Design emaxi, start of the top module:
module emaxi( 
   wr_wait, rd_wait, rr_access, rr_packet, m_axi_awid, m_axi_awaddr,
   m_axi_awlen, m_axi_awsize, m_axi_awburst, m_axi_awlock,
   m_axi_awcache, m_axi_awprot, m_axi_awqos, m_axi_awvalid, m_axi_wid,
   m_axi_wdata, m_axi_wstrb, m_axi_wlast, m_axi_wvalid, m_axi_bready,
   m_axi_arid, m_axi_araddr, m_axi_arlen, m_axi_arsize, m_axi_arburst,
   m_axi_arlock, m_axi_arcache, m_axi_arprot, m_axi_arqos,
   m_axi_arvalid, m_axi_rready,
   wr_access, wr_packet, rd_access, rd_packet, rr_wait, m_axi_aclk,
   m_axi_aresetn, m_axi_awready, m_axi_wready, m_axi_bid, m_axi_bresp,
   m_axi_bvalid, m_axi_arready, m_axi_rid, m_axi_rdata, m_axi_rresp,
   m_axi_rlast, m_axi_rvalid
   );
==> flow/config.mk <==
export PLATFORM = sky130hd
export DESIGN_NAME = emaxi
export DESIGN_NICKNAME = emaxi
export VERILOG_FILES = /design/flow/design.v
export SDC_FILE = /design/flow/constraint.sdc
export NUM_CORES = 4
export LEC_CHECK = 0
export ABC_AREA = 1
export CAP_MARGIN = 0
export CELL_PAD_IN_SITES_GLOBAL_PLACEMENT = 1
export CORE_ASPECT_RATIO = 0.76
export CORE_MARGIN = 2
export CORE_UTILIZATION = 62
export CTS_CLUSTER_DIAMETER = 211
export GPL_ROUTABILITY_DRIVEN = 1
export GPL_TIMING_DRIVEN = 0
export HOLD_SLACK_MARGIN = -0.1
export PLACE_DENSITY_LB_ADDON = 0.01
export SETUP_SLACK_MARGIN = 0.16
export SLEW_MARGIN = 30
export TNS_END_PERCENT = 20
==> flow/constraint.sdc <==
create_clock -name core_clock -period 2.11 [get_ports {m_axi_aclk}]
set_input_delay 0.4220 -clock core_clock [delete_from_list [all_inputs] [get_ports {m_axi_aclk}]]
set_output_delay 0.4220 -clock core_clock [all_outputs]
set_load 0.01 [all_outputs]
run.sh (not shown) runs the stock make flow with config.mk's settings and CLKGATE_MAP_FILE=.
The baseline produced a layout that fails on setup timing.
Next try:
Settings changed: ABC_AREA 1 to default, CAP_MARGIN 0 to 20, CELL_PAD_IN_SITES_GLOBAL_PLACEMENT 1 to default, CORE_ASPECT_RATIO 0.76 to default, CORE_MARGIN 2 to 7, CORE_UTILIZATION 62 to 55, CTS_CLUSTER_DIAMETER 211 to default, CTS_CLUSTER_SIZE from default to 16, GPL_ROUTABILITY_DRIVEN 1 to default, GPL_TIMING_DRIVEN 0 to default, HOLD_SLACK_MARGIN -0.1 to default, PLACE_DENSITY_LB_ADDON 0.01 to 0.11, SETUP_SLACK_MARGIN 0.16 to -0.01, SLEW_MARGIN 30 to 20, TNS_END_PERCENT 20 to 15.
What happened: The changed run finished with setup timing left; final area fell by 4.0%; clock power rose by about 5%; sequential power hardly moves; count of clock-buffer cells in the layout fell by 2; hold slack gets better by 26 ps; cell count fell by 25%.
Next try:
Settings changed: ABC_AREA from default to 1, CAP_MARGIN 20 to 10, CELL_PAD_IN_SITES_GLOBAL_PLACEMENT from default to 1, CORE_ASPECT_RATIO from default to 0.76, CORE_MARGIN 7 to 2, CORE_UTILIZATION 55 to 62, CTS_CLUSTER_DIAMETER from default to 211, CTS_CLUSTER_SIZE 16 to default, GPL_ROUTABILITY_DRIVEN from default to 1, GPL_TIMING_DRIVEN from default to 0, HOLD_SLACK_MARGIN from default to -0.1, PLACE_DENSITY_LB_ADDON 0.11 to 0.01, SETUP_SLACK_MARGIN -0.01 to 0.16, SLEW_MARGIN 20 to 35, TNS_END_PERCENT 15 to 20.
Result:
- The changed run finished but fails on setup timing
- die area fell by roughly a tenth
- cell area goes up by a few percent
- clock skew grows by 10 ps
- worst setup slack gets better by 83 ps
- clock-buffer cell count went down by 19
- wire length climbs by well over a third
Next try:
Settings changed: CAP_MARGIN 10 to 20, CELL_PAD_IN_SITES_GLOBAL_PLACEMENT 1 to default, CORE_ASPECT_RATIO 0.76 to default, CORE_UTILIZATION 62 to 57, CTS_CLUSTER_DIAMETER 211 to default, GPL_ROUTABILITY_DRIVEN 1 to default, GPL_TIMING_DRIVEN 0 to default, HOLD_SLACK_MARGIN -0.1 to default, PLACE_DENSITY_LB_ADDON 0.01 to default, SETUP_SLACK_MARGIN 0.16 to default, SLEW_MARGIN 35 to 20, TNS_END_PERCENT 20 to 5.
Clock period 2.11 ns to 4.62 ns, I/O delays scaled along.
- This time the run finished clean
- total power fell by 58%
- global-route usage shrinks by 11 points
- synthesized cell count is unchanged

========
Starting RTL as in the previous note.
Settings: LEC_CHECK=0, ABC_AREA=1, CAP_MARGIN=20, CORE_MARGIN=2, CORE_UTILIZATION=72, SLEW_MARGIN=20, TNS_END_PERCENT=5; clock period 2.01 ns.
The first run completed, yet does not pass: negative setup slack.
Edit:
--- a/flow/config.mk
+++ b/flow/config.mk
@@ -8 +7,0 @@
-export ABC_AREA = 1
@@ -11 +10,2 @@
-export CORE_UTILIZATION = 72
+export CORE_UTILIZATION = 57
+export SETUP_SLACK_MARGIN = -0.33
==> flow/constraint.sdc (replaced) <==
create_clock -name core_clock -period 4.42 [get_ports {m_axi_aclk}]
set_input_delay 0.8840 -clock core_clock [delete_from_list [all_inputs] [get_ports {m_axi_aclk}]]
set_output_delay 0.8840 -clock core_clock [all_outputs]
set_load 0.01 [all_outputs]
The changed run passed the timing, design-rule and antenna checks.
Core utilization falls by 24 points.
Register-to-register slack improves by 2400 ps.
Final cell count went down by 26%.
Design area drops by 9.6%.
Power goes down by 64%.
Edit:
--- a/flow/config.mk
+++ b/flow/config.mk
@@ -10,2 +10 @@
-export CORE_UTILIZATION = 57
-export SETUP_SLACK_MARGIN = -0.33
+export CORE_UTILIZATION = 40
@@ -13 +11,0 @@
-export TNS_END_PERCENT = 5
==> flow/constraint.sdc (replaced) <==
create_clock -name core_clock -period 5.0 [get_ports {m_axi_aclk}]
set_input_delay 1.0000 -clock core_clock [delete_from_list [all_inputs] [get_ports {m_axi_aclk}]]
set_output_delay 1.0000 -clock core_clock [all_outputs]
set_load 0.01 [all_outputs]
Combinational power shrinks by about 10%.
Wire length grows by 5.3%.
Utilization shrinks by 19 points.
Clock power shrinks by about 8%.
Sequential share of layout area shrinks by 0.80 points.
Via count is about the same.
Final area grows by about 1.3%.
Synthesized area does not change.
Non-clock buffer count grows by 6.
Edit:
--- a/flow/config.mk
+++ b/flow/config.mk
@@ -10 +10 @@
-export CORE_UTILIZATION = 40
+export CORE_UTILIZATION = 56
==> flow/constraint.sdc (replaced) <==
create_clock -name core_clock -period 3.6 [get_ports {m_axi_aclk}]
set_input_delay 0.7200 -clock core_clock [delete_from_list [all_inputs] [get_ports {m_axi_aclk}]]
set_output_delay 0.7200 -clock core_clock [all_outputs]
set_load 0.01 [all_outputs]
Via count drops by 0.34%; combinational power came out higher by about 40%; hold slack gains 11 ps; core utilization went up by 19 points; cell count decreases by 7.9%; synthesized area stays the same; flip-flop count stays the same.
Edit:
--- a/flow/config.mk
+++ b/flow/config.mk
@@ -10 +10,2 @@
-export CORE_UTILIZATION = 56
+export CORE_UTILIZATION = 70
+export SETUP_SLACK_MARGIN = 0.54
==> flow/constraint.sdc (replaced) <==
create_clock -name core_clock -period 2.06 [get_ports {m_axi_aclk}]
set_input_delay 0.4120 -clock core_clock [delete_from_list [all_inputs] [get_ports {m_axi_aclk}]]
set_output_delay 0.4120 -clock core_clock [all_outputs]
set_load 0.01 [all_outputs]
Result: With this change the flow finished with negative setup slack left; via count went up by 20%; first-iteration DRC count went up by 130%; design area went up by 6.5%; global-route usage went up by 13 points; register-to-register slack gets worse by 1200 ps; cell count hardly moves; total power went up by 92%; non-clock buffer count went up by 389; utilization went up by 23 points; count of clock-buffer cells in the layout went down by 15; wire length went up by 34%.
Edit:
--- a/flow/config.mk
+++ b/flow/config.mk
@@ -7,0 +8 @@
+export ABC_AREA = 1
@@ -11 +12,2 @@
-export SETUP_SLACK_MARGIN = 0.54
+export CTS_CLUSTER_SIZE = 88
+export PLACE_DENSITY = 0.38
==> flow/constraint.sdc (replaced) <==
create_clock -name core_clock -period 2.02 [get_ports {m_axi_aclk}]
set_input_delay 0.4040 -clock core_clock [delete_from_list [all_inputs] [get_ports {m_axi_aclk}]]
set_output_delay 0.4040 -clock core_clock [all_outputs]
set_load 0.01 [all_outputs]
What happened:
- The changed run finished but failed the layout checks on negative setup slack
- register-to-register slack improved by 130 ps
- synthesized cell count came out higher by 53%
- die size goes up by 3.4%
- worst hold slack barely changes
- cell count went up by 32%
- routed wire length increases by 4.4%
- fmax came out higher by 7.2%
- sequential power barely changes
- count of clock-buffer cells in the layout goes up by 16
- power came out higher by 9.8%
- final area increases by 2.0%

========
== build 36 ==
Starting RTL as in the previous note.
Settings: LEC_CHECK=0, ABC_AREA=1, CAP_MARGIN=20, CORE_MARGIN=2, CORE_UTILIZATION=72, CTS_CLUSTER_SIZE=98, SETUP_SLACK_MARGIN=0.23, SLEW_MARGIN=20; clock period 2.09 ns.
| build 36 | all stages done | FAIL | setup timing |
> inputs changed (build 36 -> build 96)
Settings: a deleted SETUP_SLACK_MARGIN that had been 0.23; a deleted CTS_CLUSTER_SIZE that had been 98; a deleted ABC_AREA that had been 1; a change of CORE_UTILIZATION from 72 to 66; a change of the clock period (ns, I/O delays scaled along) from 2.09 to 2.6.
==> results <==
- Of build 36 and build 96, just one finished clean: build 96.
- Relative to build 36, clock group total power has decreased by about 25% in build 96.
- Per the comparison of build 96 with build 36, non-clock buffer count moved down, final-layout clock buffer total grew by 13%, latest clock arrival within the worst-skew pair shrank by 50 ps, die size rose 5.4%.
Input changes introduced in build 41 (baseline for comparison: build 96):
Settings: CORE_UTILIZATION: 66 -> 40; the clock period (ns, I/O delays scaled along): 2.6 -> 2.12.
Findings:
Build 41: complete, dirty (setup timing). Build 96 → build 41: placement-stage worst setup slack went down, tap cell count rose by 836, internal portion of total power now sits higher.
### build 41 -> build 83
Settings: the clock period (ns, I/O delays scaled along) changed from 2.12 to 3.6.
--- outcome ---
- Build 83 went all the way through synthesis, placement and routing and the layout is clean on timing, DRC and antenna.
- Across both runs, wire length of the first global-routing pass was lower for build 83 than for build 41.
- In the metrics for build 83 and build 41, the one carrying the lower clock buffer count in the final layout is build 41.
- Final worst-path cycle share: build 83 vs build 41 down 21 points
Inputs modified between build 83 and build 24:
Settings: CELL_PAD_IN_SITES_GLOBAL_PLACEMENT: unset -> 2; CORE_MARGIN: 2 -> 5; the clock period (ns, I/O delays scaled along): 3.6 -> 5.0.
==> results <==
All-layer global routing usage delta for build 24 relative to build 83: 0.68 points higher
The higher part of the total power dissipated in sequential elements came out of build 83.
Going from build 83 to build 24, power shrank by more than a quarter.
The highest-delay cell along the critical path comes out dfxtp_4 in one run and clkdlybuf4s50_1 in the other, namely in build 83 and build 24 respectively.
Build 24 vs build 83: register fraction of the total cell area up
In build 24, antenna diode count is higher than in build 83.
Build 83 ended up with more cell instances than build 24 did.

========
emaxi again, from the RTL that the note above started with.
make LEC_CHECK=0 ABC_AREA=1 CAP_MARGIN=20 CORE_MARGIN=2 CORE_UTILIZATION=72 CTS_CLUSTER_SIZE=75 HOLD_SLACK_MARGIN=0.29 PLACE_DENSITY_LB_ADDON=0.2 SETUP_SLACK_MARGIN=-0.26 SLEW_MARGIN=20 finish   # period 4.25 ns
Then changed:
ABC_AREA = unset   (was 1)
CTS_CLUSTER_SIZE = 15   (was 75)
HOLD_SLACK_MARGIN = unset   (was 0.29)
PLACE_DENSITY_LB_ADDON = 0.25   (was 0.2)
SETUP_SLACK_MARGIN = unset   (was -0.26)
clock period = 2.22 ns   (was 4.25 ns; I/O delays follow)
- With this change the flow produced a layout that fails on negative setup slack
- total power is higher by 110%
- first-iteration DRC count is higher by 11%
- clock skew is higher by 0.023 ns
- utilization is higher by 6.3 points
- global-route usage is higher by 4.1 points
- combinational power is higher by 130%
Then changed:
CTS_CLUSTER_SIZE = unset   (was 15)
PLACE_DENSITY = 0.35   (was unset)
PLACE_DENSITY_LB_ADDON = unset   (was 0.25)
SETUP_SLACK_MARGIN = 0.64   (was unset)
Effect: The new run completed and failed the layout checks on negative setup slack; final cell count climbs by 1.4%; global-route usage drops by 0.89 points; count of clock-buffer cells in the layout drops by 16; non-clock buffer count climbs by 84; utilization climbs by 1.7 points; setup slack is better by 0.15 ns; power climbs by 1.6%; wire length climbs by 3.7%; synthesized cell count does not change.
Then changed:
CORE_UTILIZATION = 13   (was 72)
PLACE_DENSITY = unset   (was 0.35)
SETUP_SLACK_MARGIN = unset   (was 0.64)
clock period = 7.38 ns   (was 2.22 ns; I/O delays follow)
=>
- The new run ran to the end with no violations
- via count decreases by 19%
- clock skew climbs by 0.042 ns
- total power is lower by 72%
- cell area rises by 1.8%
- worst setup slack gains 2.9 ns
- combinational power falls by 80%
- non-clock buffer count goes down by 403
- routed wire length hardly moves
Then changed:
CORE_UTILIZATION = 60   (was 13)
SETUP_SLACK_MARGIN = 0.94   (was unset)
clock period = 3.55 ns   (was 7.38 ns; I/O delays follow)
Outcome:
- The changed run passed the timing, design-rule and antenna checks
- sequential power went up by 110%
- total power went up by 97%
- final area went down by 7.4%
- die area went down by 78%
- non-clock buffer count went up by 64
- worst setup slack got worse by 1.4 ns
- combinational power went up by 100%
- synthesized area does not change
- global-route usage went up by 20 points
Then changed:
ABC_AREA = 1   (was unset)
CORE_UTILIZATION = 70   (was 60)
CTS_CLUSTER_SIZE = 75   (was unset)
clock period = 5.68 ns   (was 3.55 ns; I/O delays follow)
Effect: Clock power came out lower by 38%; via count rose by 32%; critical path depth is higher by 1; power shrinks by 35%; core utilization climbs by 9.8 points; final cell count is higher by 29%; flip-flop count is unchanged; worst setup slack improves by 0.95 ns; final area hardly moves; combinational power went down by 28%.

========
emaxi again, from the RTL that the note above started with.
Settings: LEC_CHECK=0, CAP_MARGIN=20, CORE_MARGIN=2, CORE_UTILIZATION=70, SETUP_SLACK_MARGIN=0.62, SLEW_MARGIN=20; clock period 2.08 ns.
The starting point finished with negative setup slack left.
Then changed:
CORE_UTILIZATION = 72   (was 70)
clock period = 2.09 ns   (was 2.08 ns; I/O delays follow)
=> The new run never finished: it broke off in global routing (5_1_grt), error ODB-0269; area after synthesis stays the same; die size drops by 2.7%; synthesized cell count stays the same.
Then changed:
CORE_UTILIZATION = 70   (was 72)
CTS_CLUSTER_SIZE = 14   (was not set)
SETUP_SLACK_MARGIN = not set   (was 0.62)
clock period = 2.02 ns   (was 2.09 ns; I/O delays follow)
The new run finished but failed the layout checks on negative setup slack.
Area after synthesis is unchanged.
Die area increases by 2.8%.
Synthesized cell count does not change.
Then changed:
CTS_CLUSTER_SIZE = not set   (was 14)
SETUP_SLACK_MARGIN = 0.5   (was not set)
clock period = 2.06 ns   (was 2.02 ns; I/O delays follow)
Effect:
- The new run completed and failed the layout checks on negative setup slack
- clock skew climbs by 0.0097 ns
- via count went up by 4.9%
- final area came out higher by 2.5%
- worst hold slack gains 0.0060 ns
- synthesized area is unchanged
- die size is unchanged
- sequential share of layout area falls by 1.2 points

========
Starting RTL as in the previous note.
==> flow/config.mk <==
export PLATFORM = sky130hd
export DESIGN_NAME = emaxi
export DESIGN_NICKNAME = emaxi
export VERILOG_FILES = /design/flow/design.v
export SDC_FILE = /design/flow/constraint.sdc
export NUM_CORES = 4
export LEC_CHECK = 0
export ABC_AREA = 1
export CAP_MARGIN = 20
export CELL_PAD_IN_SITES_GLOBAL_PLACEMENT = 1
export CORE_ASPECT_RATIO = 1.26
export CORE_MARGIN = 2
export CORE_UTILIZATION = 30
export GPL_ROUTABILITY_DRIVEN = 0
export MAX_ROUTING_LAYER = met5
export MIN_ROUTING_LAYER = met2
export PLACE_DENSITY_LB_ADDON = 0.02
export SETUP_SLACK_MARGIN = -0.06
export SLEW_MARGIN = 20
export TNS_END_PERCENT = 60
==> flow/constraint.sdc <==
create_clock -name core_clock -period 2.16 [get_ports {m_axi_aclk}]
set_input_delay 0.4320 -clock core_clock [delete_from_list [all_inputs] [get_ports {m_axi_aclk}]]
set_output_delay 0.4320 -clock core_clock [all_outputs]
set_load 0.01 [all_outputs]
The baseline finished with setup timing left.
Next try:
Settings changed: CELL_PAD_IN_SITES_GLOBAL_PLACEMENT 1 to default, CORE_ASPECT_RATIO 1.26 to default, CORE_UTILIZATION 30 to 66, GPL_ROUTABILITY_DRIVEN 0 to default, MAX_ROUTING_LAYER met5 to default, MIN_ROUTING_LAYER met2 to default, PLACE_DENSITY_LB_ADDON 0.02 to default, SETUP_SLACK_MARGIN -0.06 to 0.94, TNS_END_PERCENT 60 to default.
Clock period 2.16 ns to 5.04 ns, I/O delays scaled along.
Now the flow completed without violations.
Combinational power shrinks by well over a third.
Hold slack gets better by 270 ps.
Fmax decreases by well over a third.
Synthesized area does not change.
Next try:
Settings changed: CORE_UTILIZATION 66 to 70.
Non-clock buffer count went up by 5.
Global-route usage is higher by 3.1 points.
Design area barely changes.
Clock skew goes up by 3.8 ps.
Clock-buffer cell count goes down by 15.
Combinational power hardly moves.
Clock power barely changes.
Critical path depth drops by 3.
Total power climbs by 0.92%.
Wire length increases by 2.6%.
Power is estimated from default activity; no workload was simulated.
